<file path="design/flow/design.v">
module Decoder(
input       [3:2]            ALU_FUN,
output      reg              Logic_Enable,
output      reg              Shift_Enable,
output      reg              Arith_Enable,
output      reg              CMP_Enable
);
always @(*)               
 begin 
  case (ALU_FUN)
		   2'b00 : 
		   begin 
		    Arith_Enable = 1'b1;
			Shift_Enable = 1'b0;
			Logic_Enable = 1'b0;
			CMP_Enable = 1'b0;
		   end
		   2'b01 :                                       
		   begin 
		    Arith_Enable = 1'b0;
			Shift_Enable = 1'b0;
			Logic_Enable = 1'b1;
			CMP_Enable = 1'b0;
		   end
		   2'b10 :                                       
		   begin 
		    Arith_Enable = 1'b0;
			Shift_Enable = 1'b0;
			Logic_Enable = 1'b0;
			CMP_Enable = 1'b1;
		   end
		   2'b11 :                                       
		   begin 
		    Arith_Enable = 1'b0;
			Shift_Enable = 1'b1;
			Logic_Enable = 1'b0;
			CMP_Enable = 1'b0;
		   end
	endcase 
end 	
endmodule
module Arith_Unit #(parameter Width = 16)
(
input     [Width-1 :0]                 A,
input     [Width-1 :0]                 B,
input                                  CLK,
input                                  RST,
input       [1:0]                      ALU_FUN,
input                                  Arith_Enable,
output      reg[Width-1 :0]            Arith_OUT,
output      reg                        Carry_OUT,
output      reg                        Arith_Flag
);
wire                         High; 
wire                         LOW;
reg   [Width-1 :0]           Arith_OUT_R;
reg                          Arith_Flag_R;
reg                          Carry_OUT_R;
always @(*) 
 begin
  Carry_OUT_R = 1'b0;
  Arith_Flag_R = Arith_Enable;
  if (Arith_Enable)  
   begin 
            Arith_Flag_R = High;
	  case (ALU_FUN)
			   2'b00 :                                       
			   begin 
			   {Carry_OUT_R , Arith_OUT_R} = A + B;
			   end
			   2'b01 :                                      
			   begin 
			   Arith_OUT_R = A - B;
			   end
			   2'b10 :                                      
			   begin
			   Arith_OUT_R = A * B ;
			   end
			   2'b11 :                                     
			   begin
			   Arith_OUT_R = (B == {Width{1'b0}}) ? {Width{1'b1}} : A / B ;
			   end
		endcase 
	end
   else 
    begin
	  Arith_OUT_R= 16'b0;	
	end	
end 	
always @(posedge CLK or negedge RST)                 
 begin 
	 if (!RST)
	  begin
	    Arith_OUT <= 16'b0;
	    Arith_Flag <= 1'b0;
		Carry_OUT <= 1'b0;
	  end
	 else 
	  begin
	    Arith_OUT <= Arith_OUT_R;
 	    Arith_Flag <= Arith_Flag_R;
		Carry_OUT <= Carry_OUT_R;
	  end
 end
assign High = 1'b1;
assign LOW = 1'b0;
endmodule   
module Logic_Unit  #(parameter Width = 16)
(
input       [Width-1 :0]               A,
input       [Width-1 :0]               B,
input                                  CLK,
input       [1:0]                      ALU_FUN,
input                                  RST,
input                                  Logic_Enable,
output      reg                        Logic_Flag,
output      reg[Width-1 :0]            Logic_OUT
);
wire                         High; 
wire                         LOW;
reg    [Width-1 :0]          Logic_OUT_R;
reg                          Logic_Flag_R;
always @(*)               
 begin 
  Logic_Flag_R = Logic_Enable;
  if (Logic_Enable)
   begin
               Logic_Flag_R = High;
	  case (ALU_FUN)
			   2'b00 :                                       
			   begin
			   Logic_OUT_R = A & B;
			   end
			   2'b01 :                                       
			   begin
			   Logic_OUT_R = A | B;
			   end
			   2'b10 :                                       
			   begin
			   Logic_OUT_R = ~(A & B);
			   end
			   2'b11 :                                        
			   begin
			   Logic_OUT_R = ~(A | B);
			   end
		endcase
     end	
	else		
	 begin
	 Logic_OUT_R = 16'b0;
	 end
end 	
always @ (posedge CLK or negedge RST)                 
 begin 
 if (!RST)
  begin
  Logic_OUT <= 16'b0;
  Logic_Flag <= 1'b0;
  end
 else
  begin 
  Logic_OUT <= Logic_OUT_R;
  Logic_Flag <= Logic_Flag_R;
  end
end
assign High = 1'b1;
assign LOW = 1'b0;
endmodule   
module CMP_Unit #(parameter Width = 16)
(
input       [Width-1 :0]               A,
input       [Width-1 :0]               B,
input                                  CLK,
input       [1:0]                      ALU_FUN,
input                                  RST,
input                                  CMP_Enable,
output      reg                        CMP_Flag,
output      reg[Width-1 :0]            CMP_OUT
);
wire                         High; 
wire                         LOW;
reg   [Width-1 :0]           CMP_OUT_R;
reg                          CMP_Flag_R;
always @(*)               
 begin 
  CMP_Flag_R = CMP_Enable;
  CMP_OUT_R = 16'b0;
  if (CMP_Enable)
   begin
               CMP_Flag_R = High;
	  case (ALU_FUN)
			   2'b00 : 
			   begin                                   
				 CMP_OUT_R = 16'b0000;
				 end
			   2'b01 : 
			   begin 
				if (A == B)                                      
				 CMP_OUT_R = 16'b0001;
				 end
			   2'b10 :                                        
			   begin 
				if ( A > B)
				 CMP_OUT_R = 16'b0010;
				 end
			   2'b11 :                                       
			   begin
				if (A < B)
				 CMP_OUT_R = 16'b0011;
				 end
		endcase 
	end
  else
   begin
    CMP_OUT_R = 16'b0;
  end	
end 	
always @ (posedge CLK or negedge RST)                 
begin 
 if (!RST)
  begin
  CMP_OUT <= 16'b0;
  CMP_Flag <= 1'b0;
  end
 else
  begin 
  CMP_OUT <= CMP_OUT_R;
  CMP_Flag <= CMP_Flag_R;
  end
end
assign High = 1'b1;
assign LOW = 1'b0;
endmodule   
module Shift_Unit #(parameter Width = 16)
(
input       [Width-1 :0]                  A,
input       [Width-1 :0]                  B,
input                                     CLK,
input       [1:0]                         ALU_FUN,
input                                     RST,
input                                     Shift_Enable,
output      reg                           Shift_Flag,
output      reg[Width-1 :0]               Shift_OUT
);
wire                         High; 
wire                         LOW;
reg   [Width-1 :0]           Shift_OUT_R;
reg                          Shift_Flag_R;
always @(*)               
 begin 
  Shift_Flag_R = Shift_Enable;
  if (Shift_Enable)
   begin
              Shift_Flag_R = High;
	  case (ALU_FUN)
			   2'b00 :                                        
			   begin 
			   Shift_OUT_R = A >> 16'b0001;
			   end
			   2'b01 :                                        
			   begin
			   Shift_OUT_R = A << 16'b0001;
			   end
			   2'b10 :                                        
			   begin 
			   Shift_OUT_R = B >> 16'b0001;
			   end
			   2'b11 :                                        
			   begin
			   Shift_OUT_R = B << 16'b0001;
			   end
		endcase 
	end
  else
   begin 
     Shift_OUT_R = 16'b0;
  end	 
end 	
always @ (posedge CLK or negedge RST)                 
 begin 
  if (!RST)
   begin 
  Shift_OUT <= 16'b0;
  Shift_Flag <= 1'b0;
   end
  else
   begin  
  Shift_OUT <= Shift_OUT_R;
  Shift_Flag <= Shift_Flag_R;
  end
end
assign High = 1'b1;
assign LOW = 1'b0;
endmodule   
module ALU_TOP #(parameter Width = 16)
( 
input        [Width-1 :0]                                 A,
input        [Width-1 :0]                                 B,
input        [3:0]                                        ALU_FUN,
input                                                     CLK,
input                                                     RST,
output       [Width-1 :0]                                 Arith_OUT,
output                                                    Arith_Flag,
output                                                    Carry_OUT,
output       [Width-1 :0]                                 Logic_Out,
output                                                    Logic_Flag,
output       [Width-1 :0]                                 CMP_OUT,
output                                                    CMP_Flag,
output                                                    Shift_Flag,
output       [Width-1 :0]                                 Shift_OUT
);
wire      Shift_Enable,Logic_Enable,Arith_Enable,CMP_Enable;
Decoder DUT1 (
.ALU_FUN(ALU_FUN[3:2]),
.Logic_Enable(Logic_Enable),
.Shift_Enable(Shift_Enable),
.Arith_Enable(Arith_Enable),
.CMP_Enable(CMP_Enable)
);
Arith_Unit DUT2 (
.A(A),
.B(B),
.CLK(CLK),
.RST(RST),
.ALU_FUN(ALU_FUN[1:0]),
.Arith_Enable(Arith_Enable),
.Arith_OUT(Arith_OUT),
.Carry_OUT(Carry_OUT),
.Arith_Flag(Arith_Flag)
);
Logic_Unit DUT3 (
.A(A),
.B(B),
.CLK(CLK),
.RST(RST),
.ALU_FUN(ALU_FUN[1:0]),
.Logic_Enable(Logic_Enable),
.Logic_Flag(Logic_Flag),
.Logic_OUT(Logic_Out)
);
CMP_Unit DUT4 (
.A(A),
.B(B),
.CLK(CLK),
.RST(RST),
.ALU_FUN(ALU_FUN[1:0]),
.CMP_Enable(CMP_Enable),
.CMP_Flag(CMP_Flag),
.CMP_OUT(CMP_OUT)
);
Shift_Unit DUT5(
.A(A),
.B(B),
.CLK(CLK),
.RST(RST),
.ALU_FUN(ALU_FUN[1:0]),
.Shift_Enable(Shift_Enable),
.Shift_Flag(Shift_Flag),
.Shift_OUT(Shift_OUT)
);
endmodule
</file>
<file path="design/flow/run.sh">
#!/bin/bash
# the make line also repeats each setting of config.mk as NAME=value (left out here)
make -C /OpenROAD-flow-scripts/flow DESIGN_CONFIG=/design/flow/config.mk WORK_HOME=/design/flow/orfs CLKGATE_MAP_FILE= finish
</file>
<file path="design/flow/config.mk">
export PLATFORM = sky130hd
export DESIGN_NAME = ALU_TOP
export DESIGN_NICKNAME = ALU_TOP
export VERILOG_FILES = /design/flow/design.v
export SDC_FILE = /design/flow/constraint.sdc
export NUM_CORES = 4
export LEC_CHECK = 0
export CAP_MARGIN = 20
export CORE_MARGIN = 2
export CORE_UTILIZATION = 70
export CTS_CLUSTER_DIAMETER = 28
export CTS_CLUSTER_SIZE = 87
export SETUP_SLACK_MARGIN = 4.99
export SLEW_MARGIN = 20
export TNS_END_PERCENT = 40
</file>
<file path="design/flow/constraint.sdc">
create_clock -name core_clock -period 31.6 [get_ports {CLK}]
set_input_delay 6.3200 -clock core_clock [delete_from_list [all_inputs] [get_ports {CLK}]]
set_output_delay 6.3200 -clock core_clock [all_outputs]
set_load 0.01 [all_outputs]
</file>
==> results of run 1 <==
per-layer routing:
layer	global-route usage, %	vias to the layer above	routed length (um)
met2	80.41	2039	25970
li1	-	7106	-
met3	17.96	972	11300
met4	37.64	4	8423
met1	59.32	8000	20010
met5	2.727	-	46
cell type report:
class / instances / area [um^2]
multi-input cells: 1594 / 13750
clock inverters: 3 / 27.53
inverters: 190 / 716.9
flip-flops and latches: 55 / 1376
diodes: 2 / 5.005
fillers: 979 / 2282
repair buffers: 281 / 2327
well taps: 275 / 344.1
clock buffers: 5 / 125.1
what timing repair did:
item	4_1_cts	5_1_grt
cloned	1	0
endpoints found under the setup margin	3	3
resized	154	46
buffers inserted	92	26
pin swaps	92	50
metrics by stage:
stage	instances	setup TNS [ps]	util, %
2_1_floorplan	1933	0	-
3_3_place_gp	2276	-243.4	79.99
3_5_place_dp	2276	-858.9	79.99
4_1_cts	2377	0	87.07
5_1_grt	2403	-555.6	89.09
6_report	2405	-438.3	89.11
==> results.json, run 1 <==
{
  "p_sw_share_pct": 51.08,
  "first_pass_iters": 13,
  "syn_area_um2": 14930,
  "status": "complete, but fails checks",
  "post-route-min-period_ps": 32040,
  "syn_to_final_growth_pct": 25.09,
  "grt_pass1_vias": 16800,
  "die_h_um": 150.0,
  "worst_hold_slack_ps": 6161,
  "ys_sh_aoi_pct": 20.66,
  "fp_util_pct": 71.24,
  "drv_slew": 0,
  "portBuffers": 92,
  "ir_drop_v": 0.00006308,
  "drt-total-wl_um": 65750,
  "grt_pass1_wl_um": 89720,
  "crit_buf_inv": 15,
  "top_area_cell": "ha_1",
  "die_w_um": 150.0,
  "arrival_ps": 32230,
  "antenna_left": 0,
  "std_cell_rows": 53,
  "critical_path_class": "input pin to register",
  "p_clk_share_pct": 7.2,
  "synth-adder-area-share_pct": 30.78,
  "synth_cell_type_count": 84,
  "antenna_found_initial": 4,
  "cts_tree": "done",
  "clk_pin_slew_ps": 80,
  "pg_comb_uw": 690,
  "ys_sh_simple_pct": 18.92,
  "nets": 2483,
  "rsz0062_at_grt": "true",
  "required_ps": 31790,
  "max_cap_violations": 0,
  "place_hpwl_um": 39960,
  "startpoint_type": "input pin",
  "p_clk_uw": 59.5,
  "yosys_area_um2": 14930,
  "logic_family": "adder cells",
  "grt.overflow.total": 0,
  "synthMuxAreaShare_pct": 4.635,
  "power.density_nw_per_um2": 44.28,
  "placed_area_um2": 16760,
  "crit_cells": 121,
  "p_int_uw": 404.5,
  "finalClockPeriodUsage_pct": 101.4,
  "syn_avg_cell_area_um2": 7.775,
  "syn-instance-count": 1920,
  "topCellsByArea": "ha_1 20%, fa_1 11%, dfrtp_1 9.2%",
  "leakagePower_nw": 8.627,
  "avgRoutedWirePerCell_um": 27.34,
  "clock_sinks": 55,
  "cp-end-kind": "register",
  "cts_buffers": 5,
  "yosys-top-cells-count": "236 x ha_1, 187 x nor2_1, 185 x inv_1",
  "die_area_um2": 22510,
  "crit_fanout": 10,
  "cp_slowest_cell": "o21ai_0",
  "ff_type": "dfrtp_1",
  "p_total_uw": 826.8,
  "hold_path_class": "input pin to async pin",
  "worst-slew-pin-transition_ps": 1389,
  "yosysMostFrequentCell": "ha_1",
  "synth_top_area_share_pct": 19.78,
  "violations": "setup timing",
  "async_reset_ff_share_pct": 100.0,
  "core_area_um2": 20960,
  "place.gp.congestion": 1.066,
  "p_sw_uw": 422.3,
  "crit_family": "AND-OR/OR-AND gates",
  "top_power_group": "combinational logic",
  "critical_path.startpoint": "B[15]",
  "numSynthFlops": 55,
  "max-slew-margin-rel_pct": 6.703,
  "warnings": 67,
  "yosys_warnings": 5,
  "synth-cells-yosys": 1920,
  "seq_power_share_pct": 9.4,
  "fin_ws_ps": -438.3,
  "cts-htree-levels": 2,
  "cts_hold_buf": 0,
  "ys_seq_share_pct": 9.220,
  "clock.fmax_ghz": 0.03121,
  "hold_viol": 0,
  "drc": 0,
  "drt_iter0_markers": 2888,
  "vias_per_cell": 7.535,
  "vias": 18120,
  "io_pins": 107,
  "pg_seq_uw": 77.7,
  "crit_path_max_incr_delay_ps": 760,
  "ys_sh_xor_pct": 8.214,
  "clock_path_buffers": 2,
  "crit_end": "DUT2.Arith_OUT[0]",
  "final_cell_area_um2": 18670,
  "comb_power_share_pct": 83.4,
  "finalSetupViolCount": 1,
  "edf_count": 0,
  "grt_max_degree": 72,
  "track_usage_pct": 51.92,
  "cts-root-buf": "clkbuf_16",
  "place_ws_ps": -858.9,
  "path_common_cell": "ha_1"
}
==> run 2: changes to the inputs <==
Settings changed: ABC_AREA from default to 1, CELL_PAD_IN_SITES_DETAIL_PLACEMENT from default to 1, CORE_MARGIN 2 to 10, CORE_UTILIZATION 70 to 41, CTS_CLUSTER_DIAMETER 28 to 232, CTS_CLUSTER_SIZE 87 to 98, PLACE_DENSITY from default to 0.36, SETUP_SLACK_MARGIN 4.99 to default, TNS_END_PERCENT 40 to 20.
Clock period 31.6 ns to 32.0 ns, I/O delays scaled along.
==> run 2 against run 1 <==
Effect of this change:
- now clean on timing, DRC and antenna
- global-route usage down 26 points
- cell area decreased by 3.0%
- count of clock-buffer cells in the layout did not move
- wire length down 5.2%
==> results.json, run 2 <==
{
  "core_area_um2": 37670,
  "max-slew-margin-rel_pct": 23.22,
  "ff_type": "dfrtp_1",
  "final_cell_area_um2": 18120,
  "p_total_uw": 713.9,
  "synth-cells-yosys": 2344,
  "p_clk_share_pct": 8.6,
  "syn_to_final_growth_pct": 15.69,
  "crit_buf_inv": 27,
  "clk_pin_slew_ps": 100,
  "clock_sinks": 55,
  "antenna_cells": 0,
  "warnings": 64,
  "async_reset_ff_share_pct": 100.0,
  "drt_iter0_markers": 829,
  "avgRoutedWirePerCell_um": 21.03,
  "cp-end-kind": "register",
  "antenna_left": 0,
  "place_hpwl_um": 48390,
  "crit_end": "DUT2.Arith_OUT[0]",
  "finalClockPeriodUsage_pct": 93.48,
  "die_w_um": 215.4,
  "clock.fmax_ghz": 0.03343,
  "track_usage_pct": 25.95,
  "vias": 15980,
  "finalSetupViolCount": 0,
  "clock_path_buffers": 2,
  "antenna_found_initial": 1,
  "top_power_group": "combinational logic",
  "p_clk_uw": 61.5,
  "arrival_ps": 30130,
  "ys_sh_xor_pct": 5.129,
  "synth-adder-area-share_pct": 29.34,
  "crit_cells": 177,
  "syn-instance-count": 2344,
  "top_area_cell": "ha_1",
  "yosys_warnings": 5,
  "placed_area_um2": 17160,
  "drc": 0,
  "ir_drop_v": 0.00002212,
  "hold_path_class": "input pin to async pin",
  "crit_family": "simple AND/OR/NAND/NOR gates",
  "grt_pass1_vias": 16620,
  "drv_slew": 0,
  "path_common_cell": "nand2_1",
  "p_int_uw": 330.0,
  "syn_area_um2": 15660,
  "cts_tree": "done",
  "ys_sh_simple_pct": 28.12,
  "worst_hold_slack_ps": 6188,
  "portBuffers": 92,
  "tns_ps": 0,
  "edf_count": 0,
  "io_pins": 107,
  "p_sw_uw": 383.9,
  "leakagePower_nw": 9.752,
  "topCellsByArea": "ha_1 19%, nand2_1 14%, fa_1 10%",
  "crit_fanout": 19,
  "max_cap_violations": 0,
  "cts_hold_buf": 0,
  "fp_util_pct": 41.58,
  "ys_sh_aoi_pct": 15.46,
  "grt_pass1_wl_um": 95390,
  "pg_seq_uw": 75.9,
  "comb_power_share_pct": 80.8,
  "syn_avg_cell_area_um2": 6.681,
  "drt-total-wl_um": 62350,
  "hold_viol": 0,
  "synth_cell_type_count": 66,
  "synth_top_area_share_pct": 18.86,
  "worst-slew-pin-transition_ps": 1147,
  "first_pass_iters": 5,
  "std_cell_rows": 71,
  "seq_power_share_pct": 10.6,
  "die_area_um2": 46410,
  "required_ps": 32220,
  "yosys_area_um2": 15660,
  "grt.overflow.total": 0,
  "power.density_nw_per_um2": 39.40,
  "logic_family": "adder cells",
  "yosys-top-cells-count": "566 x nand2_1, 409 x inv_1, 236 x ha_1",
  "numSynthFlops": 55,
  "grt_max_degree": 56,
  "cts-htree-levels": 2,
  "pg_comb_uw": 577,
  "cts_buffers": 5,
  "startpoint_type": "input pin",
  "cp_slowest_cell": "clkdlybuf4s50_1",
  "crit_path_max_incr_delay_ps": 410,
  "synthMuxAreaShare_pct": 0,
  "placed_cells": 2917,
  "post-route-min-period_ps": 29910,
  "ys_seq_share_pct": 8.789,
  "critical_path_class": "input pin to register",
  "status": "timing/DRC/antenna clean",
  "vias_per_cell": 5.390,
  "p_sw_share_pct": 53.78,
  "yosysMostFrequentCell": "nand2_1",
  "nets": 2809,
  "critical_path.startpoint": "B[8]",
  "num-fill-cells": 4964,
  "place.gp.congestion": 0.9435,
  "cts-root-buf": "clkbuf_16",
  "die_h_um": 215.4,
  "fin_cells": 2965
}
## run 2: layout make-up
type                       instances  area (um^2)  area share, %
multi-input combinational       1788        12710          70.15
inverter                         423         1624          8.964
timing repair buffer             179         1608          8.874
sequential                        55         1376          7.597
tap                              511        639.4          3.529
clock buffer                       5        125.1         0.6906
clock inverter                     3        27.53         0.1519
timing repair inverter             1        7.507        0.04144
## run 2: metal layers
metal  vias up  part of all wire [%]  track usage (%)
li1       7711                     -                -
met1      7857                    44            32.61
met2       320                    49            45.79
met3        93                   4.2            3.007
met4         0                   2.9            7.299
met5         -                     0                0
## run 2: timing repair
action / 4_1_cts / 5_1_grt
gates resized: 7 / 102
pin swaps: 0 / 25
buffers inserted: 0 / 38
endpoints found under the setup margin: 1 / 2
gates cloned: 0 / 2
## run 2: metrics by stage
stage / setup WS, ps / util [%]
final: 2088 / 48.10
after global routing: -180.6 / 48.10
after CTS: 21.56 / 46.02
after detailed placement: -686.8 / 45.57
after global placement: 405.7 / 45.57
after floorplan: 4267 / -
==> run 3: changes to the inputs <==
Settings changed: CELL_PAD_IN_SITES_DETAIL_PLACEMENT 1 to default, CORE_ASPECT_RATIO from default to 1.82, CORE_MARGIN 10 to 2, CORE_UTILIZATION 41 to 38, CTS_CLUSTER_DIAMETER 232 to default, CTS_CLUSTER_SIZE 98 to 50, HOLD_SLACK_MARGIN from default to 0.17, PLACE_DENSITY 0.36 to default, SLEW_MARGIN 20 to 15, TNS_END_PERCENT 20 to default.
==> run 3 against run 2 <==
Effect of this change:
- total power is 2.3% lower
- die size shrank 7.5%
- critical path depth shrank 1
- largest cell class unchanged
- largest power group unchanged
==> results.json, run 3 <==
{
  "status": "timing/DRC/antenna clean",
  "ys_sh_simple_pct": 28.12,
  "ys_sh_aoi_pct": 15.46,
  "synth-adder-area-share_pct": 29.34,
  "power.density_nw_per_um2": 39.21,
  "p_sw_uw": 372.7,
  "warnings": 62,
  "place_hpwl_um": 48240,
  "top_power_group": "combinational logic",
  "clock_path_buffers": 2,
  "synthMuxAreaShare_pct": 0,
  "cts-root-buf": "clkbuf_16",
  "ys_sh_xor_pct": 5.129,
  "clk_pin_slew_ps": 80,
  "antenna_found_initial": 2,
  "drt_iter0_markers": 843,
  "cts-htree-levels": 2,
  "use_met2_pct": 53.49,
  "topCellsByArea": "ha_1 19%, nand2_1 14%, fa_1 10%",
  "placed_area_um2": 17190,
  "clock.fmax_ghz": 0.03312,
  "finalSetupViolCount": 0,
  "die_w_um": 154.5,
  "pg_comb_uw": 561,
  "track_usage_pct": 27.75,
  "leakagePower_nw": 9.634,
  "grt_max_degree": 56,
  "required_ps": 32210,
  "path_common_cell": "nand2_1",
  "place_ws_ps": -105.0,
  "std_cell_rows": 100,
  "syn_area_um2": 15660,
  "max_cap_violations": 0,
  "ir_drop_v": 0.00003034,
  "top_area_cell": "ha_1",
  "p_int_uw": 325.0,
  "num-fill-cells": 4255,
  "pg_seq_uw": 77.2,
  "drc": 0,
  "ff_type": "dfrtp_1",
  "drt-total-wl_um": 61020,
  "cts_tree": "done",
  "hold_viol": 0,
  "vias": 16200,
  "synth-cells-yosys": 2344,
  "yosysMostFrequentCell": "nand2_1",
  "crit_path_max_incr_delay_ps": 490,
  "critical_path.startpoint": "B[10]",
  "syn_avg_cell_area_um2": 6.681,
  "comb_power_share_pct": 80.4,
  "numSynthFlops": 55,
  "logic_family": "adder cells",
  "p_sw_share_pct": 53.42,
  "synth_top_area_share_pct": 18.86,
  "crit_family": "simple AND/OR/NAND/NOR gates",
  "clock_sinks": 55,
  "crit_buf_inv": 21,
  "vias_per_cell": 5.491,
  "post-route-min-period_ps": 30190,
  "portBuffers": 92,
  "worst-slew-pin-transition_ps": 1064,
  "cp-end-kind": "register",
  "yosys-top-cells-count": "566 x nand2_1, 409 x inv_1, 236 x ha_1",
  "final_cell_area_um2": 17790,
  "max-slew-margin-rel_pct": 28.78,
  "fin_ws_ps": 1807,
  "core_area_um2": 40790,
  "seq_power_share_pct": 11.1,
  "fp_util_pct": 38.39,
  "p_clk_uw": 59.3,
  "cts_buffers": 5,
  "finalClockPeriodUsage_pct": 94.35,
  "edf_count": 0,
  "grt_pass1_wl_um": 90670,
  "synth_cell_type_count": 66,
  "yosys_warnings": 5,
  "grt_pass1_vias": 16280,
  "hold_path_class": "input pin to async pin",
  "syn_to_final_growth_pct": 13.62,
  "antenna_left": 0,
  "first_pass_iters": 7,
  "crit_fanout": 14,
  "startpoint_type": "input pin",
  "crit_cells": 176,
  "place.gp.congestion": 0.9901,
  "gr-usage-met3_pct": 2.843,
  "drv_slew": 0,
  "yosys_area_um2": 15660,
  "p_clk_share_pct": 8.5,
  "syn-instance-count": 2344,
  "grt.overflow.total": 0,
  "arrival_ps": 30400,
  "crit_end": "DUT2.Arith_OUT[0]",
  "avgRoutedWirePerCell_um": 20.69,
  "die_area_um2": 42920,
  "nets": 2794,
  "async_reset_ff_share_pct": 100.0,
  "io_pins": 107,
  "grt.met1_usage_pct": 26.55,
  "cp_slowest_cell": "clkdlybuf4s50_1",
  "ys_seq_share_pct": 8.789,
  "die_h_um": 277.9,
  "critical_path_class": "input pin to register",
  "busiest_layer": "met2"
}
-- run 3: final cells by class --
| type | instances | area [um^2] | area share, % |
|---|---|---|---|
| Timing Repair Buffer | 165 | 1476 | 8.298 |
| Multi-Input combinational cell | 1788 | 12540 | 70.47 |
| Tap cell | 510 | 638.1 | 3.586 |
| Sequential cell | 55 | 1376 | 7.735 |
| Antenna cell | 1 | 2.502 | 0.01406 |
| Inverter | 423 | 1608 | 9.036 |
| Clock buffer | 5 | 125.1 | 0.7032 |
| Clock inverter | 3 | 28.78 | 0.1617 |
-- run 3: timing repair --
action                                  in CTS  in global routing
endpoints found under the setup margin       0                  2
hold buffers                                 0                  0
gates resized                                0                 65
setup buffers                                0                 21
-- run 3: routing by layer --
layer	share of wire [%]	routed length, um
met1	34	20440
met3	4.4	2659
met4	8.8	5361
met2	53	32540
met5	0.021	13
-- run 3: metrics by stage --
stage / TNS [ps] / util, % / cells / hold WS [ps] / power, mW
2_1_floorplan: 0 / - / 2357 / 6104 / 0.4726
3_3_place_gp: 0 / 42.13 / 2919 / 6593 / 0.6204
3_5_place_dp: -105.0 / 42.13 / 2919 / 6594 / 0.6286
4_1_cts: 0 / 42.51 / 2927 / 6262 / 0.6913
5_1_grt: -147.3 / 43.62 / 2949 / 6292 / 0.7728
6_report: 0 / 43.62 / 2950 / 6223 / 0.6977
==> run 4: changes to the inputs <==
Settings changed: CELL_PAD_IN_SITES_GLOBAL_PLACEMENT from default to 3, CORE_ASPECT_RATIO 1.82 to 0.5, CORE_UTILIZATION 38 to 36, CTS_CLUSTER_DIAMETER from default to 81, CTS_CLUSTER_SIZE 50 to 67, HOLD_SLACK_MARGIN 0.17 to default, MAX_ROUTING_LAYER from default to met4, SLEW_MARGIN 15 to 20, TNS_END_PERCENT from default to 20.
==> run 4 against run 3 <==
Effect of this change:
- non-clock buffer count rose by 4
- first-iteration DRC count rose by 20%
- global-route usage fell by 0.15 points
- total power fell by 0.27%
- hold slack got worse by 17 ps
- critical path depth rose by 2
- wire length fell by 0.50%
- critical path type unchanged
- largest power group unchanged
- highest routed layer is now met4
==> results.json, run 4 <==
{
  "async_reset_ff_share_pct": 100.0,
  "ys_seq_share_pct": 8.789,
  "leakagePower_nw": 9.728,
  "status": "timing/DRC/antenna clean",
  "cp-end-kind": "register",
  "io_pins": 107,
  "arrival_ps": 30040,
  "startpoint_type": "input pin",
  "crit_buf_inv": 19,
  "fin_ws_ps": 2222,
  "syn-instance-count": 2344,
  "placed_cells": 2989,
  "num-fill-cells": 4566,
  "cts_hold_buf": 0,
  "crit_family": "simple AND/OR/NAND/NOR gates",
  "antenna_cells": 0,
  "synth-adder-area-share_pct": 29.34,
  "yosysMostFrequentCell": "nand2_1",
  "ys_sh_xor_pct": 5.129,
  "synth_top_area_share_pct": 18.86,
  "clock_sinks": 55,
  "p_int_uw": 322.1,
  "warnings": 64,
  "syn_to_final_growth_pct": 14.97,
  "synth-cells-yosys": 2344,
  "die_h_um": 151.5,
  "p_clk_uw": 62.3,
  "seq_power_share_pct": 10.9,
  "path_common_cell": "nand2_1",
  "max_cap_violations": 0,
  "syn_area_um2": 15660,
  "grt_max_degree": 56,
  "finalClockPeriodUsage_pct": 93.06,
  "p_total_uw": 695.9,
  "top_area_cell": "ha_1",
  "hold_viol": 0,
  "critical_path_class": "input pin to register",
  "p_sw_uw": 373.7,
  "numSynthFlops": 55,
  "yosys_warnings": 5,
  "synthMuxAreaShare_pct": 0,
  "power.density_nw_per_um2": 38.65,
  "max-slew-margin-rel_pct": 24.62,
  "ys_sh_simple_pct": 28.12,
  "hold_path_class": "input pin to async pin",
  "topCellsByArea": "ha_1 19%, nand2_1 14%, fa_1 10%",
  "ff_type": "dfrtp_1",
  "die_area_um2": 45290,
  "ys_sh_aoi_pct": 15.46,
  "clock.fmax_ghz": 0.03358,
  "place_ws_ps": -18.91,
  "crit_path_max_incr_delay_ps": 410,
  "tns_ps": 0,
  "place.gp.congestion": 0.9157,
  "synth_cell_type_count": 66,
  "grt_pass1_wl_um": 91160,
  "vias": 15350,
  "clock_path_buffers": 2,
  "logic_family": "adder cells",
  "grt.overflow.total": 0,
  "grt_pass1_vias": 14850,
  "avgRoutedWirePerCell_um": 20.11,
  "antenna_left": 0,
  "cts-root-buf": "clkbuf_16",
  "core_area_um2": 42440,
  "p_sw_share_pct": 53.70,
  "ir_drop_v": 0.00002942,
  "worst-slew-pin-transition_ps": 1119,
  "std_cell_rows": 53,
  "pg_seq_uw": 76.2,
  "syn_avg_cell_area_um2": 6.681,
  "drt-total-wl_um": 60720,
  "pg_comb_uw": 557,
  "clk_pin_slew_ps": 90,
  "cts_buffers": 5,
  "crit_cells": 178,
  "drc": 0,
  "first_pass_iters": 5,
  "crit_end": "DUT2.Arith_OUT[0]",
  "p_clk_share_pct": 9.0,
  "fin_cells": 3020,
  "finalSetupViolCount": 0,
  "yosys_area_um2": 15660,
  "portBuffers": 92,
  "drt_iter0_markers": 1009,
  "place_hpwl_um": 47210,
  "vias_per_cell": 5.083,
  "track_usage_pct": 27.60,
  "crit_fanout": 12,
  "cts-htree-levels": 2,
  "critical_path.startpoint": "A[15]",
  "yosys-top-cells-count": "566 x nand2_1, 409 x inv_1, 236 x ha_1",
  "nets": 2798,
  "fp_util_pct": 36.90,
  "top_power_group": "combinational logic",
  "antenna_found_initial": 2,
  "edf_count": 0,
  "cts_tree": "done",
  "post-route-min-period_ps": 29780,
  "required_ps": 32260,
  "cp_slowest_cell": "clkdlybuf4s50_1",
  "drv_slew": 0,
  "die_w_um": 299.0,
  "comb_power_share_pct": 80.1
}
-- run 4: layout make-up --
| type | count | area, um^2 | share of cell area (%) |
|---|---|---|---|
| inverters | 423 | 1610 | 8.944 |
| clock buffers | 5 | 125.1 | 0.6949 |
| well taps | 577 | 721.9 | 4.010 |
| multi-input cells | 1788 | 12630 | 70.13 |
| clock inverters | 3 | 23.77 | 0.1320 |
| flip-flops and latches | 55 | 1376 | 7.644 |
| repair buffers | 169 | 1520 | 8.443 |
-- run 4: metal layers --
metal | global-route usage, % | vias to the layer above | share of wire [%] | routed length, um
li1 | - | 7710 | - | -
met1 | 38.13 | 7217 | 48 | 29450
met2 | 42.94 | 366 | 44 | 26470
met3 | 4.505 | 58 | 6.3 | 3823
met4 | 5.000 | 0 | 1.6 | 980
met5 | - | - | 0 | 0
-- run 4: timing repair --
action / in CTS / in global routing
gates resized: 0 / 88
setup endpoints to repair: 0 / 2
buffers inserted: 0 / 22
endpoints found under the hold margin: 0 / 0
-- run 4: stage by stage --
step | hold slack [ps] | instance area (um^2) | utilization (%)
after CTS | 6245 | 17450 | 41.11
after floorplan | 6104 | 15710 | -
after detailed placement | 6592 | 17300 | 40.75
final | 6206 | 18000 | 42.42
after global routing | 6282 | 18000 | 42.42
after global placement | 6592 | 17290 | 40.74
==> run 5: changes to the inputs <==
Settings changed: ABC_AREA 1 to default, CAP_MARGIN 20 to 40, CELL_PAD_IN_SITES_DETAIL_PLACEMENT from default to 2, CELL_PAD_IN_SITES_GLOBAL_PLACEMENT 3 to default, CORE_ASPECT_RATIO 0.5 to 0.57, CORE_MARGIN 2 to 4, CORE_UTILIZATION 36 to 24, CTS_CLUSTER_DIAMETER 81 to 332, CTS_CLUSTER_SIZE 67 to 38, GPL_ROUTABILITY_DRIVEN from default to 1, MAX_ROUTING_LAYER met4 to met5, MIN_ROUTING_LAYER from default to met1, SLEW_MARGIN 20 to 40, TNS_END_PERCENT 20 to default.
Clock period 32.0 ns to 20.0 ns, I/O delays scaled along.
==> run 5 against run 4 <==
Effect of this change:
- now fails the layout checks on setup timing
- flip-flop count did not move
- cell area grew 32%
- critical path depth is 50 lower
- die size up 47%
- global-route usage up 3.9 points
- via count increased by 34%
- non-clock buffer count rose by 555
- sequential power is 64% higher
- critical path type unchanged
- critical endpoint unchanged
- largest cell class unchanged
- highest routed layer is now met5
==> results.json, run 5 <==
{
  "status": "complete, but fails checks",
  "violations": "setup timing",
  "drv_slew": 0,
  "pg_comb_mw": 1.47,
  "top_area_cell": "ha_1",
  "synth_top_area_share_pct": 19.78,
  "die_area_um2": 66410,
  "finalClockPeriodUsage_pct": 153.2,
  "clock.fmax_ghz": 0.03263,
  "rsz0062_at_grt": "true",
  "ys_seq_share_pct": 9.220,
  "synthMuxAreaShare_pct": 4.635,
  "synth-adder-area-share_pct": 30.78,
  "portBuffers": 92,
  "p_clk_share_pct": 6.3,
  "tns_ps": -35710,
  "crit_end": "DUT2.Arith_OUT[0]",
  "required_ps": 20220,
  "async_reset_ff_share_pct": 100.0,
  "antenna_found_initial": 12,
  "path_common_cell": "buf_4",
  "topCellsByArea": "ha_1 20%, fa_1 11%, dfrtp_1 9.2%",
  "grt_pass1_vias": 22660,
  "ir_drop_v": 0.00008062,
  "clock_sinks": 55,
  "antenna_left": 0,
  "vias": 20640,
  "critical_path_class": "input pin to register",
  "numSynthFlops": 55,
  "yosys_warnings": 5,
  "grt_max_degree": 72,
  "pg_seq_uw": 125,
  "p_int_uw": 779.1,
  "post-route-min-period_ps": 30650,
  "seq_power_share_pct": 7.3,
  "die_h_um": 196.3,
  "crit_buf_inv": 24,
  "p_clk_uw": 107,
  "hold_path_class": "input pin to async pin",
  "ys_sh_simple_pct": 18.92,
  "num-fill-cells": 6666,
  "max-slew-margin-rel_pct": 40.96,
  "track_usage_pct": 31.46,
  "ff_type": "dfrtp_1",
  "max_cap_violations": 0,
  "startpoint_type": "input pin",
  "synth-cells-yosys": 1920,
  "cts-root-buf": "clkbuf_16",
  "drc": 0,
  "fp_util_pct": 24.47,
  "die_w_um": 338.3,
  "top_power_group": "combinational logic",
  "syn-instance-count": 1920,
  "p_sw_uw": 921.6,
  "syn_to_final_growth_pct": 59.11,
  "grt_pass1_wl_um": 156000,
  "place.gp.congestion": 0.9466,
  "clock_path_buffers": 2,
  "yosys_area_um2": 14930,
  "first_pass_iters": 5,
  "std_cell_rows": 68,
  "grt.overflow.total": 0,
  "vias_per_cell": 6.108,
  "cts_tree": "done",
  "yosys-top-cells-count": "236 x ha_1, 187 x nor2_1, 185 x inv_1",
  "synth_cell_type_count": 84,
  "yosysMostFrequentCell": "ha_1",
  "edf_count": 0,
  "crit_path_max_incr_delay_ps": 560,
  "arrival_ps": 30860,
  "worst-slew-pin-transition_ps": 878.3,
  "ys_sh_xor_pct": 8.214,
  "hold_viol": 0,
  "p_sw_share_pct": 54.19,
  "syn_area_um2": 14930,
  "drt-total-wl_um": 119500,
  "fin_ws_ps": -10650,
  "crit_fanout": 7,
  "crit_cells": 128,
  "place_ws_ps": -11160,
  "clk_pin_slew_ps": 120,
  "cts_buffers": 5,
  "crit_family": "AND-OR/OR-AND gates",
  "leakagePower_nw": 11.02,
  "cp_slowest_cell": "or4_4",
  "syn_avg_cell_area_um2": 7.775,
  "final_cell_area_um2": 23750,
  "finalSetupViolCount": 6,
  "warnings": 65,
  "avgRoutedWirePerCell_um": 35.35,
  "critical_path.startpoint": "B[13]",
  "logic_family": "adder cells",
  "cts-htree-levels": 2,
  "nets": 2925,
  "ys_sh_aoi_pct": 20.66,
  "cp-end-kind": "register",
  "placed_area_um2": 20440,
  "io_pins": 107,
  "place_hpwl_um": 77640,
  "drt_iter0_markers": 2125,
  "power.density_nw_per_um2": 71.60,
  "core_area_um2": 61000,
  "comb_power_share_pct": 86.4
}
## run 5: per-stage QoR
stage,power (mW),util [%],hold WS (ps),std cells
5_1_grt,1.755,38.92,3828,3375
3_5_place_dp,1.365,33.50,4278,3201
6_report,1.701,38.93,3763,3379
3_3_place_gp,1.193,33.47,4225,3200
4_1_cts,1.543,36.67,3906,3301
2_1_floorplan,0.8528,-,3704,1933
## run 5: what timing repair did
item	4_1_cts	5_1_grt
hold buffers	0	0
pin swaps	117	155
gates resized	230	180
setup buffers	95	74
endpoints found under the setup margin	6	6
## run 5: metal layers
| layer | part of all wire (%) | GRT usage (%) | wire length, um |
|---|---|---|---|
| met1 | 35 | 34.94 | 41910 |
| met3 | 10 | 9.359 | 11970 |
| met4 | 9.8 | 21.54 | 11700 |
| met5 | 0.15 | 0 | 179 |
| met2 | 45 | 52.31 | 53690 |
## run 5: final cells by class
| cell class | instances | area, um^2 | share of cell area [%] |
|---|---|---|---|
| Multi-Input combinational cell | 1593 | 14590 | 61.43 |
| Timing Repair Buffer | 724 | 5904 | 24.86 |
| Sequential cell | 55 | 1376 | 5.795 |
| Tap cell | 805 | 1007 | 4.241 |
| Inverter | 190 | 716.9 | 3.018 |
| Clock buffer | 6 | 128.9 | 0.5426 |
| Clock inverter | 2 | 17.52 | 0.07375 |
| Antenna cell | 4 | 10.01 | 0.04214 |
==> run 6: changes to the inputs <==
Settings changed: CAP_MARGIN 40 to 20, CELL_PAD_IN_SITES_DETAIL_PLACEMENT 2 to 1, CELL_PAD_IN_SITES_GLOBAL_PLACEMENT from default to 2, CORE_ASPECT_RATIO 0.57 to default, CORE_MARGIN 4 to 2, CORE_UTILIZATION 24 to 59, CTS_CLUSTER_DIAMETER 332 to default, CTS_CLUSTER_SIZE 38 to 53, GPL_TIMING_DRIVEN from default to 0, MAX_ROUTING_LAYER met5 to default, MIN_ROUTING_LAYER met1 to default, PLACE_DENSITY_LB_ADDON from default to 0.3, SLEW_MARGIN 40 to 5, TNS_END_PERCENT from default to 90.
Clock period 20.0 ns to 20.4 ns, I/O delays scaled along.
==> run 6 against run 5 <==
Effect of this change:
- the flow now stops in 3_1_place_gp_skip_io
- synthesized cell count unchanged
- die size down 60%
- area after synthesis unchanged
==> results.json, run 6 <==
{
  "haltStage": "3_1_place_gp_skip_io",
  "yosysMostFrequentCell": "ha_1",
  "synth-adder-area-share_pct": 30.78,
  "ys_sh_simple_pct": 18.92,
  "synthMuxAreaShare_pct": 4.635,
  "die_h_um": 163.1,
  "syn_area_um2": 14930,
  "edf_count": 0,
  "numSynthFlops": 55,
  "std_cell_rows": 58,
  "top_area_cell": "ha_1",
  "status": "aborted with a tool error",
  "die_area_um2": 26590,
  "first-error": "[ERROR FLW-0024] Place density exceeds 1.0 (current PLACE_DENSITY_LB_ADDON =  0.3). Please check if the value of  PLACE_DENSITY_LB_ADDON is between 0 and 0.99.",
  "logic_family": "adder cells",
  "die_w_um": 163.1,
  "core_area_um2": 25040,
  "synth_top_area_share_pct": 19.78,
  "synth_cell_type_count": 84,
  "synth-cells-yosys": 1920,
  "ys_sh_xor_pct": 8.214,
  "syn_avg_cell_area_um2": 7.775,
  "yosys-top-cells-count": "236 x ha_1, 187 x nor2_1, 185 x inv_1",
  "ys_seq_share_pct": 9.220,
  "ys_sh_aoi_pct": 20.66,
  "yosys_area_um2": 14930,
  "yosys_warnings": 5,
  "fp_util_pct": 59.63,
  "topCellsByArea": "ha_1 20%, fa_1 11%, dfrtp_1 9.2%",
  "syn-instance-count": 1920,
  "ff_type": "dfrtp_1",
  "async_reset_ff_share_pct": 100.0
}
==> run 7: changes to the inputs <==
Settings changed: ABC_AREA from default to 1, CELL_PAD_IN_SITES_DETAIL_PLACEMENT 1 to default, CELL_PAD_IN_SITES_GLOBAL_PLACEMENT 2 to default, CORE_ASPECT_RATIO from default to 0.7, CORE_UTILIZATION 59 to 72, CTS_CLUSTER_DIAMETER from default to 390, CTS_CLUSTER_SIZE 53 to 85, GPL_ROUTABILITY_DRIVEN 1 to default, GPL_TIMING_DRIVEN 0 to default, PLACE_DENSITY from default to 0.86, PLACE_DENSITY_LB_ADDON 0.3 to default, SETUP_SLACK_MARGIN from default to 4.66, SLEW_MARGIN 5 to 20, TNS_END_PERCENT 90 to default.
Clock period 20.4 ns to 16.0 ns, I/O delays scaled along.
==> run 7 against run 6 <==
Effect of this change:
- the run fails in 4_1_cts
- synthesized cell count is 22% higher
- area after synthesis is 4.9% higher
- die size is 14% lower
==> results.json, run 7 <==
{
  "topCellsByArea": "ha_1 19%, nand2_1 14%, fa_1 10%",
  "die_w_um": 180.3,
  "ys_sh_aoi_pct": 15.46,
  "top_area_cell": "ha_1",
  "haltStage": "4_1_cts",
  "std_cell_rows": 45,
  "first-error": "[ERROR DPL-0038] Utilization greater than 100%, impossible to legalize",
  "syn_avg_cell_area_um2": 6.681,
  "edf_count": 0,
  "numSynthFlops": 55,
  "synth_cell_type_count": 66,
  "status": "aborted with a tool error",
  "placed_area_um2": 20670,
  "portBuffers": 92,
  "syn-instance-count": 2344,
  "core_area_um2": 21510,
  "async_reset_ff_share_pct": 100.0,
  "yosys_warnings": 5,
  "synth_top_area_share_pct": 18.86,
  "io_pins": 107,
  "fp_util_pct": 72.81,
  "die_h_um": 127.4,
  "yosysMostFrequentCell": "nand2_1",
  "ys_seq_share_pct": 8.789,
  "yosys_area_um2": 15660,
  "logic_family": "adder cells",
  "ys_sh_simple_pct": 28.12,
  "place.gp.congestion": 1.159,
  "place_ws_ps": -11160,
  "place_hpwl_um": 57800,
  "synth-cells-yosys": 2344,
  "ff_type": "dfrtp_1",
  "synth-adder-area-share_pct": 29.34,
  "synthMuxAreaShare_pct": 0,
  "yosys-top-cells-count": "566 x nand2_1, 409 x inv_1, 236 x ha_1",
  "syn_area_um2": 15660,
  "ys_sh_xor_pct": 5.129,
  "die_area_um2": 22960
}
-- run 7: metrics by stage --
step | hold slack (ps) | util (%) | instances
after floorplan | 2904 | - | 2357
after global placement | 3363 | 96.11 | 3114
after detailed placement | 3402 | 96.11 | 3114
==> run 8: changes to the inputs <==
Settings changed: ABC_AREA 1 to default, CORE_ASPECT_RATIO 0.7 to default, CORE_UTILIZATION 72 to 71, CTS_CLUSTER_DIAMETER 390 to 28, CTS_CLUSTER_SIZE 85 to 80, PLACE_DENSITY 0.86 to default, PLACE_DENSITY_LB_ADDON from default to 0.26, SETUP_SLACK_MARGIN 4.66 to 5.0, TNS_END_PERCENT from default to 40.
Clock period 16.0 ns to 35.1 ns, I/O delays scaled along.
==> run 8 against run 7 <==
Effect of this change:
- the run fails in 5_1_grt
- synthesized cell count shrank 18%
- die size down 3.3%
- area after synthesis fell by 4.7%
==> results.json, run 8 <==
{
  "yosys-top-cells-count": "236 x ha_1, 187 x nor2_1, 185 x inv_1",
  "status": "aborted with a tool error",
  "die_area_um2": 22200,
  "die_h_um": 149,
  "cts-root-buf": "clkbuf_16",
  "place_hpwl_um": 40360,
  "ys_sh_simple_pct": 18.92,
  "synth_cell_type_count": 84,
  "core_area_um2": 20820,
  "yosys_area_um2": 14930,
  "numSynthFlops": 55,
  "syn_avg_cell_area_um2": 7.775,
  "synthMuxAreaShare_pct": 4.635,
  "cts_hold_buf": 0,
  "logic_family": "adder cells",
  "fp_util_pct": 71.69,
  "ff_type": "dfrtp_1",
  "yosys_warnings": 5,
  "yosysMostFrequentCell": "ha_1",
  "clock_path_buffers": 2,
  "std_cell_rows": 53,
  "place.gp.congestion": 1.046,
  "placed_area_um2": 16480,
  "portBuffers": 92,
  "io_pins": 107,
  "async_reset_ff_share_pct": 100.0,
  "die_w_um": 149,
  "cts_buffers": 5,
  "ys_sh_xor_pct": 8.214,
  "syn-instance-count": 1920,
  "track_usage_pct": 93.81,
  "clock_sinks": 55,
  "place_ws_ps": -344.5,
  "synth-cells-yosys": 1920,
  "synth_top_area_share_pct": 19.78,
  "topCellsByArea": "ha_1 20%, fa_1 11%, dfrtp_1 9.2%",
  "synth-adder-area-share_pct": 30.78,
  "top_area_cell": "ha_1",
  "ys_seq_share_pct": 9.220,
  "placed_cells": 2238,
  "cts-htree-levels": 2,
  "first-error": "[ERROR GRT-0232] Routing congestion too high. Check the congestion heatmap in the GUI.",
  "syn_area_um2": 14930,
  "ys_sh_aoi_pct": 20.66,
  "grt.overflow.total": 590,
  "edf_count": 0,
  "haltStage": "5_1_grt"
}
## run 8: stage by stage
| stage | utilization (%) | setup TNS, ps |
|---|---|---|
| after floorplan | - | 0 |
| after global placement | 79.13 | 0 |
| after detailed placement | 79.13 | -344.5 |
| after CTS | 89.63 | 0 |
## run 8: routing by layer
layer	global-route usage (%)	GRT overflow
met1	89.61	22
met4	101.6	197
met5	63.41	6
met3	83.82	37
met2	105.7	328
## run 8: what timing repair did
item                       in CTS
pin swaps                     105
gates cloned                    2
resized                       183
setup endpoints to repair       3
buffers inserted              145
==> run 9: changes to the inputs <==
Settings changed: ABC_AREA from default to 0, CELL_PAD_IN_SITES_DETAIL_PLACEMENT from default to 1, CORE_MARGIN 2 to 8, CORE_UTILIZATION 71 to 56, CTS_CLUSTER_DIAMETER 28 to default, CTS_CLUSTER_SIZE 80 to default, GPL_TIMING_DRIVEN from default to 0, PLACE_DENSITY_LB_ADDON 0.26 to default, SETUP_SLACK_MARGIN 5.0 to 3.62, TNS_END_PERCENT 40 to 65.
Clock period 35.1 ns to 22.9 ns, I/O delays scaled along.
==> run 9 against run 8 <==
Effect of this change:
- the run fails in 4_1_cts
- synthesized cell count unchanged
- area after synthesis unchanged
- die size rose by 45%
==> results.json, run 9 <==
{
  "status": "aborted with a tool error",
  "haltStage": "4_1_cts",
  "first-error": "[ERROR DPL-0033] detailed placement checks failed during check placement.",
  "die_h_um": 179.3,
  "core_area_um2": 26130,
  "synth-cells-yosys": 1920,
  "synthMuxAreaShare_pct": 4.635,
  "async_reset_ff_share_pct": 100.0,
  "topCellsByArea": "ha_1 20%, fa_1 11%, dfrtp_1 9.2%",
  "yosys_warnings": 5,
  "logic_family": "adder cells",
  "yosys_area_um2": 14930,
  "ys_sh_xor_pct": 8.214,
  "fp_util_pct": 57.12,
  "synth_top_area_share_pct": 19.78,
  "yosys-top-cells-count": "236 x ha_1, 187 x nor2_1, 185 x inv_1",
  "syn_avg_cell_area_um2": 7.775,
  "edf_count": 0,
  "place_hpwl_um": 52770,
  "ys_sh_simple_pct": 18.92,
  "ff_type": "dfrtp_1",
  "yosysMostFrequentCell": "ha_1",
  "ys_seq_share_pct": 9.220,
  "top_area_cell": "ha_1",
  "place.gp.congestion": 1.021,
  "syn_area_um2": 14930,
  "die_area_um2": 32140,
  "ys_sh_aoi_pct": 20.66,
  "placed_cells": 2358,
  "synth-adder-area-share_pct": 30.78,
  "portBuffers": 90,
  "die_w_um": 179.3,
  "syn-instance-count": 1920,
  "synth_cell_type_count": 84,
  "io_pins": 107,
  "numSynthFlops": 55,
  "std_cell_rows": 59
}
-- run 9: per-stage QoR --
stage | cell area (um^2) | setup slack [ps]
global placement | 16830 | -11120
floorplan | 15510 | -5079
detailed placement | 16830 | -12200
==> run 10: changes to the inputs <==
Settings changed: ABC_AREA 0 to default, CELL_PAD_IN_SITES_DETAIL_PLACEMENT 1 to default, CORE_MARGIN 8 to 2, CORE_UTILIZATION 56 to 66, CTS_CLUSTER_DIAMETER from default to 234, CTS_CLUSTER_SIZE from default to 82, GPL_TIMING_DRIVEN 0 to default, MAX_ROUTING_LAYER from default to met4, SETUP_SLACK_MARGIN 3.62 to default, TNS_END_PERCENT 65 to 5.
Clock period 22.9 ns to 26.6 ns, I/O delays scaled along.
==> run 10 against run 9 <==
Effect of this change:
- the run fails in 5_1_grt
- die size shrank 26%
- synthesized cell count unchanged
- area after synthesis stayed put
==> results.json, run 10 <==
{
  "status": "aborted with a tool error",
  "haltStage": "5_1_grt",
  "first-error": "[ERROR GRT-0232] Routing congestion too high. Check the congestion heatmap in the GUI.",
  "synth-adder-area-share_pct": 30.78,
  "place.gp.congestion": 1.055,
  "clock_path_buffers": 2,
  "syn-instance-count": 1920,
  "placed_cells": 2635,
  "clock_sinks": 55,
  "ys_seq_share_pct": 9.220,
  "std_cell_rows": 55,
  "edf_count": 0,
  "track_usage_pct": 75.54,
  "portBuffers": 92,
  "io_pins": 107,
  "yosysMostFrequentCell": "ha_1",
  "place_hpwl_um": 45790,
  "ys_sh_aoi_pct": 20.66,
  "die_h_um": 154.4,
  "die_area_um2": 23840,
  "cts-htree-levels": 2,
  "synth_top_area_share_pct": 19.78,
  "core_area_um2": 22430,
  "yosys-top-cells-count": "236 x ha_1, 187 x nor2_1, 185 x inv_1",
  "yosys_area_um2": 14930,
  "cts_hold_buf": 0,
  "cts-root-buf": "clkbuf_16",
  "syn_avg_cell_area_um2": 7.775,
  "cts_buffers": 5,
  "die_w_um": 154.4,
  "fp_util_pct": 66.54,
  "ys_sh_simple_pct": 18.92,
  "logic_family": "adder cells",
  "synth-cells-yosys": 1920,
  "yosys_warnings": 5,
  "syn_area_um2": 14930,
  "async_reset_ff_share_pct": 100.0,
  "numSynthFlops": 55,
  "ys_sh_xor_pct": 8.214,
  "synthMuxAreaShare_pct": 4.635,
  "topCellsByArea": "ha_1 20%, fa_1 11%, dfrtp_1 9.2%",
  "top_area_cell": "ha_1",
  "grt.overflow.total": 4,
  "ff_type": "dfrtp_1",
  "synth_cell_type_count": 84
}
-- run 10: what timing repair did --
item | 4_1_cts
gates resized | 33
pin swaps | 10
endpoints found under the setup margin | 3
setup buffers | 3
-- run 10: per-stage QoR --
step	TNS, ps	cell area [um^2]	setup slack [ps]	power, mW	util, %
after floorplan	-2904	15480	-2152	0.6401	-
after global placement	-4299	19390	-2806	0.8565	86.45
after detailed placement	-6009	19390	-3584	0.9054	86.45
after CTS	-4254	19700	-2679	0.9916	87.79
-- run 10: routing by layer --
layer / GRT overflow / track usage [%]
met2: 1 / 94.17
met1: 0 / 72.05
met3: 1 / 58.50
met4: 2 / 72.53
met5: - / -
==> run 11: changes to the inputs <==
Settings changed: ABC_AREA from default to 1, CORE_UTILIZATION 66 to 72, CTS_CLUSTER_DIAMETER 234 to default, CTS_CLUSTER_SIZE 82 to default, MAX_ROUTING_LAYER met4 to default, PLACE_DENSITY_LB_ADDON from default to 0.28, SETUP_SLACK_MARGIN from default to 3.8.
Clock period 26.6 ns to 16.7 ns, I/O delays scaled along.
==> run 11 against run 10 <==
Effect of this change:
- the run fails in 4_1_cts
- die size shrank 3.7%
- synthesized cell count grew 22%
- area after synthesis grew 4.9%
==> results.json, run 11 <==
{
  "status": "aborted with a tool error",
  "haltStage": "4_1_cts",
  "first-error": "[ERROR DPL-0038] Utilization greater than 100%, impossible to legalize",
  "die_w_um": 151.5,
  "syn_avg_cell_area_um2": 6.681,
  "ys_seq_share_pct": 8.789,
  "yosysMostFrequentCell": "nand2_1",
  "portBuffers": 92,
  "place_hpwl_um": 57350,
  "synth-adder-area-share_pct": 29.34,
  "std_cell_rows": 53,
  "ff_type": "dfrtp_1",
  "yosys-top-cells-count": "566 x nand2_1, 409 x inv_1, 236 x ha_1",
  "die_area_um2": 22950,
  "logic_family": "adder cells",
  "ys_sh_simple_pct": 28.12,
  "numSynthFlops": 55,
  "synth-cells-yosys": 2344,
  "fp_util_pct": 74.03,
  "yosys_warnings": 5,
  "synth_top_area_share_pct": 18.86,
  "top_area_cell": "ha_1",
  "die_h_um": 151.5,
  "topCellsByArea": "ha_1 19%, nand2_1 14%, fa_1 10%",
  "synth_cell_type_count": 66,
  "placed_cells": 3094,
  "async_reset_ff_share_pct": 100.0,
  "edf_count": 0,
  "core_area_um2": 21150,
  "syn-instance-count": 2344,
  "io_pins": 107,
  "ys_sh_aoi_pct": 15.46,
  "synthMuxAreaShare_pct": 0,
  "syn_area_um2": 15660,
  "ys_sh_xor_pct": 5.129,
  "yosys_area_um2": 15660,
  "place.gp.congestion": 1.114
}
-- run 11: through the flow --
stage	setup TNS, ps	hold slack [ps]	cell area (um^2)	total power [mW]	setup slack [ps]
after floorplan	-19500	3044	16100	0.9191	-7009
after global placement	-26020	3496	20380	1.226	-8317
after detailed placement	-39550	3555	20380	1.372	-11040
==> run 12: changes to the inputs <==
Settings changed: CORE_ASPECT_RATIO from default to 0.7, CTS_CLUSTER_DIAMETER from default to 390, CTS_CLUSTER_SIZE from default to 85, PLACE_DENSITY from default to 0.86, PLACE_DENSITY_LB_ADDON 0.28 to default, SETUP_SLACK_MARGIN 3.8 to 3.5.
Clock period 16.7 ns to 12.3 ns, I/O delays scaled along.
==> run 12 against run 11 <==
Effect of this change:
- the run again fails in 4_1_cts
- synthesized cell count is the same
- die size about the same
- area after synthesis did not move
==> results.json, run 12 <==
{
  "status": "aborted with a tool error",
  "haltStage": "4_1_cts",
  "first-error": "[ERROR DPL-0038] Utilization greater than 100%, impossible to legalize",
  "ff_type": "dfrtp_1",
  "portBuffers": 92,
  "ys_sh_simple_pct": 28.12,
  "logic_family": "adder cells",
  "syn-instance-count": 2344,
  "synthMuxAreaShare_pct": 0,
  "die_w_um": 180.3,
  "yosys_area_um2": 15660,
  "placed_area_um2": 20430,
  "place.gp.congestion": 1.170,
  "die_area_um2": 22960,
  "topCellsByArea": "ha_1 19%, nand2_1 14%, fa_1 10%",
  "yosysMostFrequentCell": "nand2_1",
  "ys_seq_share_pct": 8.789,
  "synth_cell_type_count": 66,
  "top_area_cell": "ha_1",
  "edf_count": 0,
  "fp_util_pct": 72.81,
  "ys_sh_aoi_pct": 15.46,
  "synth_top_area_share_pct": 18.86,
  "numSynthFlops": 55,
  "yosys-top-cells-count": "566 x nand2_1, 409 x inv_1, 236 x ha_1",
  "yosys_warnings": 5,
  "std_cell_rows": 45,
  "syn_area_um2": 15660,
  "async_reset_ff_share_pct": 100.0,
  "synth-cells-yosys": 2344,
  "die_h_um": 127.4,
  "ys_sh_xor_pct": 5.129,
  "io_pins": 107,
  "core_area_um2": 21510,
  "synth-adder-area-share_pct": 29.34,
  "place_hpwl_um": 57930,
  "syn_avg_cell_area_um2": 6.681
}
-- run 12: stage by stage --
step / std cells / util, % / setup slack (ps) / hold slack [ps]
after detailed placement: 3110 / 95.00 / -14660 / 2668
after global placement: 3110 / 95.00 / -11730 / 2624
after floorplan: 2357 / - / -10530 / 2164
==> run 13: changes to the inputs <==
Settings changed: CAP_MARGIN 20 to 15, CORE_ASPECT_RATIO 0.7 to default, CORE_UTILIZATION 72 to 68, CTS_CLUSTER_DIAMETER 390 to 282, CTS_CLUSTER_SIZE 85 to 98, PLACE_DENSITY 0.86 to 0.41, SETUP_SLACK_MARGIN 3.5 to default, TNS_END_PERCENT 5 to 15.
Clock period 12.3 ns to 17.9 ns, I/O delays scaled along.
==> run 13 against run 12 <==
Effect of this change:
- the run fails in 5_1_grt
- area after synthesis is the same
- synthesized cell count is the same
- die size grew 5.6%
==> results.json, run 13 <==
{
  "status": "aborted with a tool error",
  "haltStage": "5_1_grt",
  "first-error": "[ERROR GRT-0232] Routing congestion too high. Check the congestion heatmap in the GUI.",
  "core_area_um2": 22640,
  "syn_area_um2": 15660,
  "synth-adder-area-share_pct": 29.34,
  "ys_sh_simple_pct": 28.12,
  "cts-root-buf": "clkbuf_16",
  "place_hpwl_um": 47210,
  "yosysMostFrequentCell": "nand2_1",
  "async_reset_ff_share_pct": 100.0,
  "ys_seq_share_pct": 8.789,
  "ys_sh_xor_pct": 5.129,
  "yosys_warnings": 5,
  "portBuffers": 92,
  "place.gp.congestion": 1.057,
  "yosys_area_um2": 15660,
  "cts_buffers": 5,
  "track_usage_pct": 101.7,
  "syn-instance-count": 2344,
  "die_h_um": 155.8,
  "io_pins": 107,
  "synth_cell_type_count": 66,
  "ff_type": "dfrtp_1",
  "synth_top_area_share_pct": 18.86,
  "logic_family": "adder cells",
  "fp_util_pct": 69.17,
  "syn_avg_cell_area_um2": 6.681,
  "clock_sinks": 55,
  "top_area_cell": "ha_1",
  "cts_hold_buf": 0,
  "grt.overflow.total": 2182,
  "placed_cells": 3106,
  "cts-htree-levels": 2,
  "yosys-top-cells-count": "566 x nand2_1, 409 x inv_1, 236 x ha_1",
  "ys_sh_aoi_pct": 15.46,
  "placed_area_um2": 20370,
  "edf_count": 0,
  "synth-cells-yosys": 2344,
  "die_w_um": 155.8,
  "die_area_um2": 24260,
  "clock_path_buffers": 2,
  "numSynthFlops": 55,
  "topCellsByArea": "ha_1 19%, nand2_1 14%, fa_1 10%",
  "std_cell_rows": 55,
  "synthMuxAreaShare_pct": 0
}
==> run 13: through the flow <==
step | power [mW] | setup WS, ps
2_1_floorplan | 0.8575 | -6049
3_5_place_dp | 1.258 | -8155
3_3_place_gp | 1.173 | -6735
4_1_cts | 1.391 | -6914
==> run 13: repair_timing <==
item                                    in CTS
resized                                     79
pin swaps                                   40
endpoints found under the hold margin        0
endpoints found under the setup margin       5
setup buffers                               18
gates cloned                                 0
==> run 13: routing by layer <==
| metal | overflow | GRT usage (%) |
|---|---|---|
| met1 | 33 | 89.43 |
| met2 | 1688 | 134.7 |
| met3 | 30 | 75.36 |
| met4 | 431 | 115.6 |
| met5 | 0 | 54.45 |
==> run 14: changes to the inputs <==
Settings changed: CAP_MARGIN 15 to 20, CTS_CLUSTER_DIAMETER 282 to default, CTS_CLUSTER_SIZE 98 to 25, PLACE_DENSITY 0.41 to default, TNS_END_PERCENT 15 to default.
Clock period 17.9 ns to 16.4 ns, I/O delays scaled along.
==> run 14 against run 13 <==
Effect of this change:
- the run fails in 4_1_cts
- synthesized cell count is the same
- area after synthesis is the same
- die size is the same
==> results.json, run 14 <==
{
  "status": "aborted with a tool error",
  "haltStage": "4_1_cts",
  "first-error": "[ERROR DPL-0038] Utilization greater than 100%, impossible to legalize",
  "yosys-top-cells-count": "566 x nand2_1, 409 x inv_1, 236 x ha_1",
  "synth_cell_type_count": 66,
  "synthMuxAreaShare_pct": 0,
  "synth_top_area_share_pct": 18.86,
  "numSynthFlops": 55,
  "topCellsByArea": "ha_1 19%, nand2_1 14%, fa_1 10%",
  "ys_sh_aoi_pct": 15.46,
  "yosys_warnings": 5,
  "ys_seq_share_pct": 8.789,
  "portBuffers": 92,
  "core_area_um2": 22640,
  "logic_family": "adder cells",
  "syn_avg_cell_area_um2": 6.681,
  "synth-cells-yosys": 2344,
  "io_pins": 107,
  "fp_util_pct": 69.17,
  "async_reset_ff_share_pct": 100.0,
  "top_area_cell": "ha_1",
  "die_w_um": 155.8,
  "die_area_um2": 24260,
  "place.gp.congestion": 1.059,
  "synth-adder-area-share_pct": 29.34,
  "yosysMostFrequentCell": "nand2_1",
  "place_hpwl_um": 49920,
  "syn_area_um2": 15660,
  "die_h_um": 155.8,
  "edf_count": 0,
  "yosys_area_um2": 15660,
  "syn-instance-count": 2344,
  "ys_sh_xor_pct": 5.129,
  "std_cell_rows": 55,
  "ff_type": "dfrtp_1",
  "placed_area_um2": 20720,
  "ys_sh_simple_pct": 28.12
}
[run 14: metrics by stage]
| stage | instances | setup TNS, ps | utilization (%) | setup slack, ps | hold slack (ps) |
|---|---|---|---|---|---|
| 2_1_floorplan | 2357 | -19460 | - | -6983 | 2984 |
| 3_3_place_gp | 3125 | -28160 | 91.53 | -8308 | 3441 |
| 3_5_place_dp | 3125 | -36450 | 91.53 | -9906 | 3479 |
==> run 15: changes to the inputs <==
Settings changed: CORE_UTILIZATION 68 to 65, CTS_CLUSTER_DIAMETER from default to 52, CTS_CLUSTER_SIZE 25 to default, SETUP_SLACK_MARGIN from default to 4.19, TNS_END_PERCENT from default to 5.
Clock period 16.4 ns to 17.1 ns, I/O delays scaled along.
==> run 15 against run 14 <==
Effect of this change:
- area after synthesis stayed put
- the flow stops in 5_1_grt
- synthesized cell count stayed put
- die size is 4.5% higher
==> results.json, run 15 <==
{
  "status": "aborted with a tool error",
  "fp_util_pct": 66.52,
  "topCellsByArea": "ha_1 19%, nand2_1 14%, fa_1 10%",
  "syn_area_um2": 15660,
  "numSynthFlops": 55,
  "top_area_cell": "ha_1",
  "cts-htree-levels": 2,
  "synth_cell_type_count": 66,
  "syn_avg_cell_area_um2": 6.681,
  "die_h_um": 159.2,
  "place_hpwl_um": 47280,
  "placed_area_um2": 20400,
  "die_area_um2": 25350,
  "ys_sh_simple_pct": 28.12,
  "ys_sh_xor_pct": 5.129,
  "cts_buffers": 5,
  "grt.overflow.total": 632,
  "place.gp.congestion": 1.072,
  "logic_family": "adder cells",
  "async_reset_ff_share_pct": 100.0,
  "syn-instance-count": 2344,
  "place_ws_ps": -8696,
  "haltStage": "5_1_grt",
  "synth_top_area_share_pct": 18.86,
  "edf_count": 0,
  "yosys_area_um2": 15660,
  "std_cell_rows": 56,
  "first-error": "[ERROR GRT-0232] Routing congestion too high. Check the congestion heatmap in the GUI.",
  "yosys_warnings": 5,
  "ys_seq_share_pct": 8.789,
  "clock_sinks": 55,
  "io_pins": 107,
  "ff_type": "dfrtp_1",
  "die_w_um": 159.2,
  "core_area_um2": 23540,
  "clock_path_buffers": 2,
  "portBuffers": 92,
  "yosysMostFrequentCell": "nand2_1",
  "track_usage_pct": 88.15,
  "yosys-top-cells-count": "566 x nand2_1, 409 x inv_1, 236 x ha_1",
  "synthMuxAreaShare_pct": 0,
  "ys_sh_aoi_pct": 15.46,
  "cts-root-buf": "clkbuf_16",
  "synth-adder-area-share_pct": 29.34,
  "synth-cells-yosys": 2344
}
==> run 15: per-stage QoR <==
step	instances	power (mW)	hold WS, ps
detailed placement	3139	1.313	3599
floorplan	2357	0.8976	3124
CTS	3217	1.464	3289
global placement	3139	1.225	3581
==> run 15: timing repair <==
action                     in CTS
gates resized                 159
setup endpoints to repair       9
buffers inserted               70
hold buffers                    0
pin swaps                     110
==> run 15: metal layers <==
layer / overflow / GRT usage (%)
met1: 15 / 84.62
met2: 443 / 104.8
met3: 12 / 75.46
met4: 159 / 94.46
met5: 3 / 32.58
Power and IR drop assume default switching activity.
